==> inputs of try-tundra <==
## axis_matmul2x2
module axis_matmul2x2(
    input                       clk             ,
    input                       rst             ,
    input                       s_axis_tvalid   ,
    input     [31 : 0]          s_axis_tdata    ,
    input                       s_axis_tlast    ,
    output                      s_axis_tready   ,
    output                      m_axis_tvalid   ,
    output    [31 : 0]          m_axis_tdata    ,
    output                      m_axis_tlast    ,
    input                       m_axis_tready   
);
    wire [3:0]  io_in_a_0;
    wire [3:0]  io_in_a_1;
    wire [3:0]  io_in_b_0;
    wire [3:0]  io_in_b_1;
    wire [15:0] io_out_c_0;
    wire [15:0] io_out_c_1;
    assign io_in_a_0 = s_axis_tdata[00+:4];
    assign io_in_a_1 = s_axis_tdata[08+:4];
    assign io_in_b_0 = s_axis_tdata[16+:4];
    assign io_in_b_1 = s_axis_tdata[24+:4];
    assign m_axis_tdata = {io_out_c_1,io_out_c_0};
    assign m_axis_tlast = m_axis_tvalid;
    top u_top(
        .clock        (clk              ),
        .reset        (rst              ),
        .io_in_valid  (s_axis_tvalid    ),
        .io_out_ready (s_axis_tready    ),
        .io_in_a_0    (io_in_a_0        ),
        .io_in_a_1    (io_in_a_1        ),
        .io_in_b_0    (io_in_b_0        ),
  ...
Settings: LEC_CHECK=0, ABC_AREA=1, CAP_MARGIN=20, CORE_ASPECT_RATIO=1.34, CORE_MARGIN=2, CORE_UTILIZATION=72, CTS_CLUSTER_DIAMETER=133, CTS_CLUSTER_SIZE=10, HOLD_SLACK_MARGIN=0.29, PLACE_DENSITY=0.79, SLEW_MARGIN=20, TNS_END_PERCENT=5; clock period 4.1 ns.
run.sh (not shown) runs the stock make flow with config.mk's settings and CLKGATE_MAP_FILE=.
==> try-lagoon (differences from try-tundra) <==
- ABC_AREA: 1 -> default
- CORE_ASPECT_RATIO: 1.34 -> default
- CTS_CLUSTER_DIAMETER: 133 -> default
- CTS_CLUSTER_SIZE: 10 -> default
- HOLD_SLACK_MARGIN: 0.29 -> default
- PLACE_DENSITY: 0.79 -> 0.73
- SETUP_SLACK_MARGIN: default -> -0.33
- TNS_END_PERCENT: 5 -> default
==> flow/constraint.sdc (replaced) <==
create_clock -name core_clock -period 5.51 [get_ports {clk}]
set_input_delay 1.1020 -clock core_clock [delete_from_list [all_inputs] [get_ports {clk}]]
set_output_delay 1.1020 -clock core_clock [all_outputs]
set_load 0.01 [all_outputs]
==> flow_summary.ini <==
; generated from flow reports
[status]
status = finished with violations
failed_checks = negative setup slack

[route]
route.met3.wl_mm = 1.08
drtPass1Iterations = 6

[power_and_ir_drop]
powerClk_w = 0.00265

[sta]
finalWorstSetupSlack_ns = -2.30
setup_violations = 30

[cells_and_area]
finalNonFillerCells = 1968
bufAreaShareNonClock_pct = 5.67

[yosys]
synth_cells = 1649
synthTopCellsByArea = dfxtp_1, fa_1, inv_1

[setup_path]
r2r-start = u_top.sa.sa_1_1.mac.mul.pp_generator.pp_0[2]$_SDFF_PP0_

[grt]
met2_usage_pct = 54.9
(the above is from try-tundra)
==> flow_summary.ini <==
; generated from flow reports
[sta]
fmax_mhz = 151
setup_violations = 15
finalWorstSetupSlack_ns = -1.10

[status]
failed_checks = negative setup slack
status = finished with violations

[yosys]
synth_cells = 1448
synthTopCellsByArea = dfxtp_1, fa_1, mux2i_1

[cts]
cts-htree-levels = 1

[route]
route.met3.wl_um = 923
drtPass1Iterations = 5

[power_and_ir_drop]
powerClk_w = 0.00213
leakage_nw = 6.19

[floorplanning]
die_y_um = 143

[grt]
met2_usage_pct = 48.9

[cells_and_area]
bufAreaShareNonClock_pct = 4.33

[setup_path]
r2r-start = u_top.sa.sa_1_1.mac.mul.pp_generator.sign_com[2]$_SDFF_PP0_
(the above is from try-lagoon)

==> 12-14 <==
Starting RTL as in the previous note.
Settings: LEC_CHECK=0, ABC_AREA=1, CAP_MARGIN=20, CORE_MARGIN=2, CORE_UTILIZATION=72, CTS_CLUSTER_DIAMETER=384, CTS_CLUSTER_SIZE=15, HOLD_SLACK_MARGIN=0.29, PLACE_DENSITY_LB_ADDON=0.14, SETUP_SLACK_MARGIN=0.81, SLEW_MARGIN=20; clock period 3.98 ns.
==> 07-05 (differences from 12-14) <==
ABC_AREA = unset   (was 1)
CORE_UTILIZATION = 58   (was 72)
CTS_CLUSTER_DIAMETER = unset   (was 384)
CTS_CLUSTER_SIZE = unset   (was 15)
HOLD_SLACK_MARGIN = unset   (was 0.29)
PLACE_DENSITY_LB_ADDON = unset   (was 0.14)
SETUP_SLACK_MARGIN = unset   (was 0.81)
==> flow/constraint.sdc (replaced) <==
create_clock -name core_clock -period 4.11 [get_ports {clk}]
set_input_delay 0.8220 -clock core_clock [delete_from_list [all_inputs] [get_ports {clk}]]
set_output_delay 0.8220 -clock core_clock [all_outputs]
set_load 0.01 [all_outputs]
==> reports/results.tsv <==
metric	value	unit
power_frac_clock	0.304	
cts_buffers	23	
status	complete, but fails checks	
worst_slack	-2.46	ns
grt_max_degree	86	
check-failures	setup timing	
setup_viol	32	
(the above is from 12-14)
==> reports/results.tsv <==
metric	value	unit
cts_tree	built	
cts_buffers	31	
worst_slack	-2.29	ns
grt_max_degree	83	
check-failures	setup timing	
clkLatencyLatePin	0.55	ns
setup_viol	30	
status	complete, but fails checks	
(the above is from 07-05)

==> run a: inputs <==
Starting RTL as in the previous note.
Settings: LEC_CHECK=0, ABC_AREA=1, CAP_MARGIN=20, CELL_PAD_IN_SITES_DETAIL_PLACEMENT=0, CELL_PAD_IN_SITES_GLOBAL_PLACEMENT=3, CORE_MARGIN=10, CORE_UTILIZATION=42, GPL_ROUTABILITY_DRIVEN=0, GPL_TIMING_DRIVEN=1, MIN_ROUTING_LAYER=met2, SLEW_MARGIN=40, TNS_END_PERCENT=85; clock period 6.81 ns.
==> inputs of run b, as changes to run a <==
==> flow/config.mk (replaced) <==
export PLATFORM = sky130hd
export DESIGN_NAME = axis_matmul2x2
export DESIGN_NICKNAME = axis_matmul2x2
export VERILOG_FILES = /design/flow/design.v
export SDC_FILE = /design/flow/constraint.sdc
export NUM_CORES = 4
export LEC_CHECK = 0
export CAP_MARGIN = 20
export CORE_MARGIN = 2
export CORE_UTILIZATION = 64
export SETUP_SLACK_MARGIN = 1.48
export SLEW_MARGIN = 20
==> flow/constraint.sdc (replaced) <==
create_clock -name core_clock -period 5.51 [get_ports {clk}]
set_input_delay 1.1020 -clock core_clock [delete_from_list [all_inputs] [get_ports {clk}]]
set_output_delay 1.1020 -clock core_clock [all_outputs]
set_load 0.01 [all_outputs]
==> inputs of run c, as changes to run a <==
==> flow/config.mk (replaced) <==
export PLATFORM = sky130hd
export DESIGN_NAME = axis_matmul2x2
export DESIGN_NICKNAME = axis_matmul2x2
export VERILOG_FILES = /design/flow/design.v
export SDC_FILE = /design/flow/constraint.sdc
export NUM_CORES = 4
export LEC_CHECK = 0
export CAP_MARGIN = 20
export CORE_MARGIN = 2
export CORE_UTILIZATION = 40
export SLEW_MARGIN = 20
==> flow/constraint.sdc (replaced) <==
create_clock -name core_clock -period 7.16 [get_ports {clk}]
set_input_delay 1.4320 -clock core_clock [delete_from_list [all_inputs] [get_ports {clk}]]
set_output_delay 1.4320 -clock core_clock [all_outputs]
set_load 0.01 [all_outputs]
==> inputs of run d, as changes to run a <==
==> flow/config.mk (replaced) <==
export PLATFORM = sky130hd
export DESIGN_NAME = axis_matmul2x2
export DESIGN_NICKNAME = axis_matmul2x2
export VERILOG_FILES = /design/flow/design.v
export SDC_FILE = /design/flow/constraint.sdc
export NUM_CORES = 4
export LEC_CHECK = 0
export CAP_MARGIN = 20
export CORE_MARGIN = 2
export CORE_UTILIZATION = 61
export CTS_CLUSTER_SIZE = 40
export SETUP_SLACK_MARGIN = 0.48
export SLEW_MARGIN = 20
==> flow/constraint.sdc (replaced) <==
create_clock -name core_clock -period 4.11 [get_ports {clk}]
set_input_delay 0.8220 -clock core_clock [delete_from_list [all_inputs] [get_ports {clk}]]
set_output_delay 0.8220 -clock core_clock [all_outputs]
set_load 0.01 [all_outputs]
==> qor_table.md <==
| Item | This run |
|---|---|
| Status | finished with violations |
| GR met3 Demand/Resource | 0.0302 |
| Detailed-routed wire length on met3 | 971 microns |
| Synth Seq Share | 0.413 |
| Setup ws final | -0.882 ns |
| Number of buffers inserted during clock tree synthesis | 31 |
| Worst Path Arrival | 6.80 ns |
| Pre-antenna DRT Iters | 5 |
| Non-Clock Inverter Count | 122 |
| Number of failing setup endpoints in the final timing report | 14 |
| Post-synthesis mux area share | 0.122 |
| Group drawing the most power | sequential cells |
| Layout violations | negative setup slack |
the above is filed under run b

==> qor_table.md <==
| Item | This run |
|---|---|
| Layout violations | negative setup slack |
| Status | finished with violations |
| Detailed-routed wire length on met3 | 666 microns |
| Number of failing setup endpoints in the final timing report | 30 |
| Non-Clock Inverter Count | 122 |
| Setup ws final | -2.25 ns |
| Worst Path Arrival | 6.76 ns |
| Number of buffers inserted during clock tree synthesis | 30 |
the above is filed under run d

==> qor_table.md <==
| Item | This run |
|---|---|
| Status | no timing/DRC/antenna violations |
| Number of failing setup endpoints in the final timing report | 0 |
| Setup ws final | 0.239 ns |
| Group drawing the most power | sequential cells |
| Non-Clock Inverter Count | 122 |
| Detailed Route Iter0 Violations | 419 |
| Worst Path Arrival | 7.29 ns |
| Post-synthesis mux area share | 0.122 |
| Detailed-routed wire length on met3 | 947 microns |
| Synth Seq Share | 0.413 |
| GR met3 Demand/Resource | 0.0247 |
| Pre-antenna DRT Iters | 6 |
| Number of buffers inserted during clock tree synthesis | 34 |
| Top flip-flop cell by instance count after synthesis | dfxtp_1 |
the above is filed under run c

==> qor_table.md <==
| Item | This run |
|---|---|
| Setup ws final | 0.176 ns |
| Number of failing setup endpoints in the final timing report | 0 |
| GR met3 Demand/Resource | 0.328 |
| Status | no timing/DRC/antenna violations |
| Synth Seq Share | 0.423 |
| Non-Clock Inverter Count | 268 |
| Group drawing the most power | the clock network |
| Number of buffers inserted during clock tree synthesis | 35 |
the above is filed under run a


==> try-umber: inputs <==
Starting RTL as in the previous note.
clock: 3.98 ns
lec_check: 0
abc_area: 1
cap_margin: 20
core_margin: 2
core_utilization: 72
cts_cluster_size: 15
hold_slack_margin: 0.29
place_density: 0.73
setup_slack_margin: 0.22
slew_margin: 20
==> try-indigo: changes against try-umber <==
Settings changed: CAP_MARGIN 20 to 0, CTS_CLUSTER_DIAMETER set to 28, CTS_CLUSTER_SIZE 15 to 91, PLACE_DENSITY 0.73 to unset, PLACE_DENSITY_LB_ADDON set to 0.14, SETUP_SLACK_MARGIN 0.22 to 0.81.
==> try-garnet: changes against try-umber <==
Settings changed: ABC_AREA 1 to unset, CORE_UTILIZATION 72 to 40, CTS_CLUSTER_SIZE 15 to unset, HOLD_SLACK_MARGIN 0.29 to unset, PLACE_DENSITY 0.73 to unset, SETUP_SLACK_MARGIN 0.22 to unset.
==> flow/constraint.sdc (replaced) <==
create_clock -name core_clock -period 7.5 [get_ports {clk}]
set_input_delay 1.5000 -clock core_clock [delete_from_list [all_inputs] [get_ports {clk}]]
set_output_delay 1.5000 -clock core_clock [all_outputs]
set_load 0.01 [all_outputs]
==> try-maple: changes against try-umber <==
Settings changed: CTS_CLUSTER_DIAMETER set to 209, CTS_CLUSTER_SIZE 15 to unset, HOLD_SLACK_MARGIN 0.29 to unset, PLACE_DENSITY 0.73 to 0.37, SETUP_SLACK_MARGIN 0.22 to 1.2.
==> flow/constraint.sdc (replaced) <==
create_clock -name core_clock -period 4.59 [get_ports {clk}]
set_input_delay 0.9180 -clock core_clock [delete_from_list [all_inputs] [get_ports {clk}]]
set_output_delay 0.9180 -clock core_clock [all_outputs]
set_load 0.01 [all_outputs]
==> results.json <==
{
  "status": "complete, but fails checks",
  "violations": "negative setup slack",
  "fp-utilization": 0.731,
  "layout.area.seq_mm2": 0.00578,
  "p_int_mw": 5.33,
  "warning_count": 53,
  "timing.rr.start": "u_top.sa.sa_1_0.mac.mul.pp_generator.pp_0[2]$_SDFF_PP0_",
  "max_stage_delay_ns": 0.49,
  "finalNonFillerCells": 1981,
  "finalSetupViolations": 32,
  "place.gp.congestion": 0.889,
  "fin_ws_ns": -2.48
}
# the run above: try-umber

==> results.json <==
{
  "warning_count": 52,
  "layout.area.seq_mm2": 0.00577,
  "fp-utilization": 0.405,
  "p_int_mw": 3.06,
  "flop_cell": "dfxtp_1",
  "max_stage_delay_ns": 0.43,
  "status": "no timing/DRC/antenna violations",
  "finalNonFillerCells": 1962,
  "timing.rr.start": "u_top.sa.sa_1_1.mac.mul.pp_generator.pp_0[0]$_SDFF_PP0_",
  "place.gp.congestion": 0.793,
  "fin_ws_ns": 0.388
}
# the run above: try-garnet

==> results.json <==
{
  "fin_ws_ns": -3.02,
  "timing.rr.start": "u_top.sa.sa_0_1.mac.mul.pp_generator.sign_com[2]$_SDFF_PP0_",
  "status": "complete, but fails checks",
  "layout.area.seq_mm2": 0.00579,
  "fp-utilization": 0.731,
  "violations": "negative setup slack",
  "finalNonFillerCells": 2026,
  "finalSetupViolations": 35
}
# the run above: try-indigo

==> results.json <==
{
  "finalSetupViolations": 26,
  "worst_path_most_repeated_cell": "fa_2",
  "finalNonFillerCells": 1970,
  "fin_ws_ns": -2.00,
  "violations": "negative setup slack",
  "fp-utilization": 0.731,
  "status": "complete, but fails checks",
  "max_stage_delay_ns": 0.57,
  "layout.area.seq_mm2": 0.00578
}
# the run above: try-maple


==> job 7340 <==
Starting RTL as in the previous note.
==> flow/config.mk <==
export PLATFORM = sky130hd
export DESIGN_NAME = axis_matmul2x2
export DESIGN_NICKNAME = axis_matmul2x2
export VERILOG_FILES = /design/flow/design.v
export SDC_FILE = /design/flow/constraint.sdc
export NUM_CORES = 4
export LEC_CHECK = 0
export ABC_AREA = 1
export CAP_MARGIN = 20
export CORE_MARGIN = 2
export CORE_UTILIZATION = 72
export CTS_CLUSTER_DIAMETER = 209
export PLACE_DENSITY_LB_ADDON = 0.08
export SETUP_SLACK_MARGIN = 1.34
export SLEW_MARGIN = 20
==> flow/constraint.sdc <==
create_clock -name core_clock -period 4.53 [get_ports {clk}]
set_input_delay 0.9060 -clock core_clock [delete_from_list [all_inputs] [get_ports {clk}]]
set_output_delay 0.9060 -clock core_clock [all_outputs]
set_load 0.01 [all_outputs]
==> job 3111 (differences from job 7340) <==
ABC_AREA = default   (was 1)
CORE_UTILIZATION = 68   (was 72)
CTS_CLUSTER_DIAMETER = default   (was 209)
PLACE_DENSITY_LB_ADDON = default   (was 0.08)
SETUP_SLACK_MARGIN = default   (was 1.34)
==> flow/constraint.sdc (replaced) <==
create_clock -name core_clock -period 5.81 [get_ports {clk}]
set_input_delay 1.1620 -clock core_clock [delete_from_list [all_inputs] [get_ports {clk}]]
set_output_delay 1.1620 -clock core_clock [all_outputs]
set_load 0.01 [all_outputs]
==> flow_summary_export.csv <==
group,metric,value,unit
run_status,outcome,"finished with violations",
run_status,violations,"setup timing",
final_timing,whs,0.452,ns
floorplan,rows,50,
cells_and_area,syn_to_final_growth,18.1,%
final_timing,setup_viol,25,
worst_setup_path,critPathLaunch,"u_top.sa.sa_1_1.mac.mul.pp_generator.pp_0[2]$_SDFF_PP0_",
final_timing,fin_ws,-2.19,ns
drt,routed-via-count,11300,
pwr,p_leak,6.46,nW
floorplan,fp.dieH,142,um
place,dp_slack,-2.09,ns
place,place.gp.congestion,0.889,
That was job 7340.
==> flow_summary_export.csv <==
group,metric,value,unit
pwr,power-top-group,"registers",
run_status,violations,"setup timing",
pwr,p_leak,6.16,nW
cells_and_area,syn_to_final_growth,15.1,%
place,dp_slack,-0.605,ns
final_timing,fin_ws,-0.632,ns
worst_setup_path,critPathLaunch,"u_top.sa.sa_1_0.mac.mul.pp_generator.pp_0[2]$_SDFF_PP0_",
final_timing,whs,0.454,ns
floorplan,fp.dieH,147,um
pwr,powerClk,0.00187,W
place,place.gp.congestion,0.823,
drt,routed-via-count,9459,
final_timing,setup_viol,11,
run_status,outcome,"finished with violations",
floorplan,rows,52,
That was job 3111.
Power and IR drop assume default switching activity.
